harbor:
// alu_top
module alu_top (
    input             clk,
    input      [7:0]  a,
    input      [7:0]  b,
    input      [3:0]  sel,
    output reg [15:0] out
);
For scale: roughly 1600 cells after synthesis, ~36 flip-flops, roughly 37 I/O pins, roughly 11000 µm² of cells after synthesis.
export LEC_CHECK = 0
export ABC_AREA = 1
export CAP_MARGIN = 0
export CELL_PAD_IN_SITES_GLOBAL_PLACEMENT = 0
export CORE_ASPECT_RATIO = 0.86
export CORE_MARGIN = 2
export CORE_UTILIZATION = 26
export CTS_CLUSTER_DIAMETER = 335
export GPL_ROUTABILITY_DRIVEN = 0
export PLACE_DENSITY_LB_ADDON = 0.1
export SLEW_MARGIN = 40
export TNS_END_PERCENT = 60
create_clock -name core_clock -period 19.3 [get_ports {clk}]
run.sh (not shown) runs the stock make flow with config.mk's settings and CLKGATE_MAP_FILE=.
Layout checks on harbor: not met. Flow itself completed; violations: negative setup slack.
Here is what was changed in the inputs of ember compared with harbor.
- putting SETUP_SLACK_MARGIN at 2.94 where nothing was set
- clearing CTS_CLUSTER_DIAMETER, which used to be 335
- swapping 0 for 15 in CAP_MARGIN
- swapping 0.86 for 0.79 in CORE_ASPECT_RATIO
- swapping 0 for 3 in CELL_PAD_IN_SITES_GLOBAL_PLACEMENT
- clearing ABC_AREA, which used to be 1
- clearing GPL_ROUTABILITY_DRIVEN, which used to be 0
Finished, but not clean: ember, with negative setup slack. ember vs. harbor: total of cells resized after clock tree synthesis lower, actual transition at the worst max-transition pin higher. Synthesized cell count ended up about 14% lower on ember than on harbor. Die width (ember vs. harbor) increases by a few percent. ~same die size in harbor and ember. Non-clock buffer count (ember over harbor): increase, 3. Taking harbor as the reference point, the share of the clock period used by the worst path of ember rises by 20 points. Route | ember vs harbor | wire longer in ember. Between harbor and ember, the area after synthesis figures differ only marginally.
> inputs changed (ember -> lagoon)
- changing CAP_MARGIN from 15 to 20
- removing CORE_ASPECT_RATIO (formerly 0.79)
- removing TNS_END_PERCENT (formerly 60)
- removing PLACE_DENSITY_LB_ADDON (formerly 0.1)
- changing SLEW_MARGIN from 40 to 20
- removing SETUP_SLACK_MARGIN (formerly 2.94)
- removing CELL_PAD_IN_SITES_GLOBAL_PLACEMENT (formerly 3)
- changing CORE_UTILIZATION from 26 to 68
- changing the clock period (ns, I/O delays scaled along) from 19.3 to 34.3
[summary]
Final standard cell count with taps included and fillers excluded (lagoon vs. ember) decreases by more than a quarter
Per the final summary, lagoon finished and its layout is clean on timing, DRC and antenna.
lagoon ends up with lower measured slew at the worst slew-check pin than ember does.
Comparing first-pass GRT wire length for ember and lagoon, the bigger number came from ember.
Diff ember -> lagoon: clock latency reported for the late side of the worst-skew pair -20 ps.
The worst setup slack in lagoon sits 8980 ps above the value recorded for ember.
When lagoon is measured against ember, its synthesis-to-layout area growth turns out 49 points lower.
The following lists how quartz was set up differently from lagoon:
- HOLD_SLACK_MARGIN newly set to -0.08
- CTS_CLUSTER_SIZE newly set to 89
- TNS_END_PERCENT newly set to 5
- the clock period (ns, I/O delays scaled along) changed from 34.3 to 26.2
## What came out
The flow completed for quartz, but it is not clean: the layout still shows negative setup slack.
lagoon reached the final stage; the timing, design-rule and antenna checks on its layout passed.
Against lagoon, quartz reports a cell count that is higher.
Against lagoon, routed wire length in quartz came out worse.
On post-CTS clock slew at the launch and capture registers of the worst setup and hold paths, lagoon tracks quartz almost exactly.
Taking lagoon as the reference, in quartz combined buffer and inverter count along the critical path has increased; final critical-path share of the clock period has increased; global-route usage has increased; summed standard-cell area reported by yosys has remained practically unchanged.
Relative to lagoon, the final cell area reported for quartz is higher.
Area added between synthesis and finish: lower on lagoon
Input changes introduced in sierra (baseline for comparison: quartz):
- removing TNS_END_PERCENT (formerly 5)
- setting ABC_AREA to 1 for the first time
- removing CTS_CLUSTER_SIZE (formerly 89)
- removing HOLD_SLACK_MARGIN (formerly -0.08)
- changing CORE_UTILIZATION from 68 to 62
- changing the clock period (ns, I/O delays scaled along) from 26.2 to 24.6
Across quartz and sierra, a clean result was obtained everywhere but in quartz. In quartz the implementation ran to completion but is not tape-out ready, as the final checks report negative setup slack. Diff quartz -> sierra | floorplan-stage core utilization | decrease of 6.1 points. Wire length of the first global-routing pass is lower on sierra. Sum of routed wire segments on met1, quartz and sierra: larger value in quartz. What quartz reported for critical path depth has to be multiplied by 1.3 to get the figure for sierra. From quartz to sierra the numbers moved as follows: area after synthesis level; layout overhead on the synthesized area higher; area of all placed cells without fillers picked up an extra 1.2%; slew at the pin closest to its max-slew limit now sits lower. As far as count of library flops with an enable pin goes, sierra and quartz are indistinguishable; the numbers are identical.

========
Setup of blue:
Starting RTL as in the previous note.
Settings: LEC_CHECK=0, ABC_AREA=0, CAP_MARGIN=0, CELL_PAD_IN_SITES_DETAIL_PLACEMENT=2, CELL_PAD_IN_SITES_GLOBAL_PLACEMENT=2, CORE_ASPECT_RATIO=0.86, CORE_MARGIN=6, CORE_UTILIZATION=70, CTS_CLUSTER_DIAMETER=335, GPL_ROUTABILITY_DRIVEN=0, GPL_TIMING_DRIVEN=1, HOLD_SLACK_MARGIN=0.28, PLACE_DENSITY=0.53, SETUP_SLACK_MARGIN=5.0, SLEW_MARGIN=40, TNS_END_PERCENT=45; clock period 45.0 ns.
blue: it failed with a tool error in global placement without I/O, so there are no final results.
### blue -> orange
# blue
export LEC_CHECK = 0
export ABC_AREA = 0
export CAP_MARGIN = 0
export CELL_PAD_IN_SITES_DETAIL_PLACEMENT = 2
export CELL_PAD_IN_SITES_GLOBAL_PLACEMENT = 2
export CORE_ASPECT_RATIO = 0.86
export CORE_MARGIN = 6
export CORE_UTILIZATION = 70
export CTS_CLUSTER_DIAMETER = 335
export GPL_ROUTABILITY_DRIVEN = 0
export GPL_TIMING_DRIVEN = 1
export HOLD_SLACK_MARGIN = 0.28
export PLACE_DENSITY = 0.53
export SETUP_SLACK_MARGIN = 5.0
export SLEW_MARGIN = 40
export TNS_END_PERCENT = 45
create_clock -name core_clock -period 45.0 [get_ports {clk}]
# orange
export LEC_CHECK = 0
export ABC_AREA = 1
export CAP_MARGIN = 0
export CELL_PAD_IN_SITES_DETAIL_PLACEMENT = 2
export CELL_PAD_IN_SITES_GLOBAL_PLACEMENT = 0
export CORE_ASPECT_RATIO = 0.86
export CORE_MARGIN = 2
export CORE_UTILIZATION = 26
export CTS_CLUSTER_DIAMETER = 335
export GPL_ROUTABILITY_DRIVEN = 0
export GPL_TIMING_DRIVEN = 0
export HOLD_SLACK_MARGIN = 0.28
export PLACE_DENSITY_LB_ADDON = 0.1
export SLEW_MARGIN = 40
export TNS_END_PERCENT = 60
create_clock -name core_clock -period 19.3 [get_ports {clk}]
Results
- Status orange: flow complete, layout not clean - setup timing
- orange vs blue — synthesized area per cell dropped by more than 10%
- [compare] base=blue new=orange: mux contribution to synthesized area moved down, core utilization at floorplan fell by 46 points, overall die width increased by about 50% relative to the old numbers, register area share after synthesis saw little to no change.
- orange vs blue: synthesized-area fraction occupied by and/or/nand/nor cells up
- For chip area from the yosys synthesis statistics, orange and blue come out practically identical.
- Looking at blue and orange, the adder-cell area share of the yosys netlist is a wash.

========
Setup of oak:
Starting RTL as in the previous note.
clock: 21.9 ns
lec_check: 0
abc_area: 1
cap_margin: 20
core_margin: 2
core_utilization: 72
cts_cluster_diameter: 186
cts_cluster_size: 93
place_density: 0.44
setup_slack_margin: 2.23
slew_margin: 20
tns_end_percent: 5
oak: DPL-0038 in 5_1_grt -> run aborted
diff inputs: oak => pine
diff --git a/flow/config.mk b/flow/config.mk
--- a/flow/config.mk
+++ b/flow/config.mk
@@ -8 +7,0 @@
-export ABC_AREA = 1
@@ -12,4 +11 @@
-export CTS_CLUSTER_DIAMETER = 186
-export CTS_CLUSTER_SIZE = 93
-export PLACE_DENSITY = 0.44
-export SETUP_SLACK_MARGIN = 2.23
+export PLACE_DENSITY_LB_ADDON = 0.27
==> flow/constraint.sdc <==
create_clock -name core_clock -period 26.2 [get_ports {clk}]
set_input_delay 5.2400 -clock core_clock [delete_from_list [all_inputs] [get_ports {clk}]]
set_output_delay 5.2400 -clock core_clock [all_outputs]
set_load 0.01 [all_outputs]
Of the runs oak and pine, none of them finished clean.
5_1_grt: oak exited with error
Diff oak -> pine | count of buffers added by post-CTS timing repair for setup | increase of 73
Looking at count of placed standard cells including taps across oak and pine, the one that comes out lower is pine.
Between oak and pine, number of cells in the yosys synthesis report decreased.
pine reports a lower share of synthesized cell area in and, or, nand and nor gates than oak does.
oak and pine ended up with nearly the same pre-placement core utilization.
#### Input delta (birch over pine)
diff --git a/flow/config.mk b/flow/config.mk
--- a/flow/config.mk
+++ b/flow/config.mk
@@ -7,0 +8 @@
+export ABC_AREA = 1
@@ -11 +12,2 @@
-export PLACE_DENSITY_LB_ADDON = 0.27
+export CTS_CLUSTER_DIAMETER = 237
+export CTS_CLUSTER_SIZE = 100
@@ -13 +14,0 @@
-export TNS_END_PERCENT = 5
==> flow/constraint.sdc <==
create_clock -name core_clock -period 26.1 [get_ports {clk}]
set_input_delay 5.2200 -clock core_clock [delete_from_list [all_inputs] [get_ports {clk}]]
set_output_delay 5.2200 -clock core_clock [all_outputs]
set_load 0.01 [all_outputs]
==> results <==
birch: flow completed, timing, DRC and antenna clean. The log for pine ends in 5_1_grt with error GRT-0232, so the run never completed. Yosys stat cell total (birch / pine): 1.16. Going from pine to birch, fraction of the mapped netlist area in compound gates decreased 12 points; worst slack at placement increased 0.85 ns; post-synthesis average cell area decreased about 14%. Going from pine to birch, placed instance count grew by a little under 10%. pine -> birch: floorplan die width flat.
Inputs modified between birch and maple:
diff --git a/flow/config.mk b/flow/config.mk
--- a/flow/config.mk
+++ b/flow/config.mk
@@ -8 +7,0 @@
-export ABC_AREA = 1
@@ -11,3 +10 @@
-export CORE_UTILIZATION = 72
-export CTS_CLUSTER_DIAMETER = 237
-export CTS_CLUSTER_SIZE = 100
+export CORE_UTILIZATION = 65
==> flow/constraint.sdc <==
create_clock -name core_clock -period 26.2 [get_ports {clk}]
set_input_delay 5.2400 -clock core_clock [delete_from_list [all_inputs] [get_ports {clk}]]
set_output_delay 5.2400 -clock core_clock [all_outputs]
set_load 0.01 [all_outputs]
==> results <==
To summarise maple: no stage aborted, but the layout did not pass its checks, failing on setup timing. Number of rows in the core area: maple vs birch up 2. Going from birch to maple, routed wire length up 15000 um.
Edits applied to the flow inputs when going from maple to cedar:
diff --git a/flow/config.mk b/flow/config.mk
--- a/flow/config.mk
+++ b/flow/config.mk
@@ -10 +10,3 @@
-export CORE_UTILIZATION = 65
+export CORE_UTILIZATION = 72
+export PLACE_DENSITY = 0.39
+export SETUP_SLACK_MARGIN = 3.85
==> flow/constraint.sdc <==
create_clock -name core_clock -period 17.3 [get_ports {clk}]
set_input_delay 3.4600 -clock core_clock [delete_from_list [all_inputs] [get_ports {clk}]]
set_output_delay 3.4600 -clock core_clock [all_outputs]
set_load 0.01 [all_outputs]
Results
- Placeable core region in cedar is about 9% lower than in maple
- Delta (cedar minus maple): overall die area decreased by 0.0016 mm^2 relative to the old numbers; number of distinct library cell variants in the gate-level netlist after synthesis closely matched the old numbers; placement row count decreased by about 4.3% relative to the old numbers.
- In the summary table, cedar is marked failed, with error DPL-0038 raised in 3_5_place_dp.
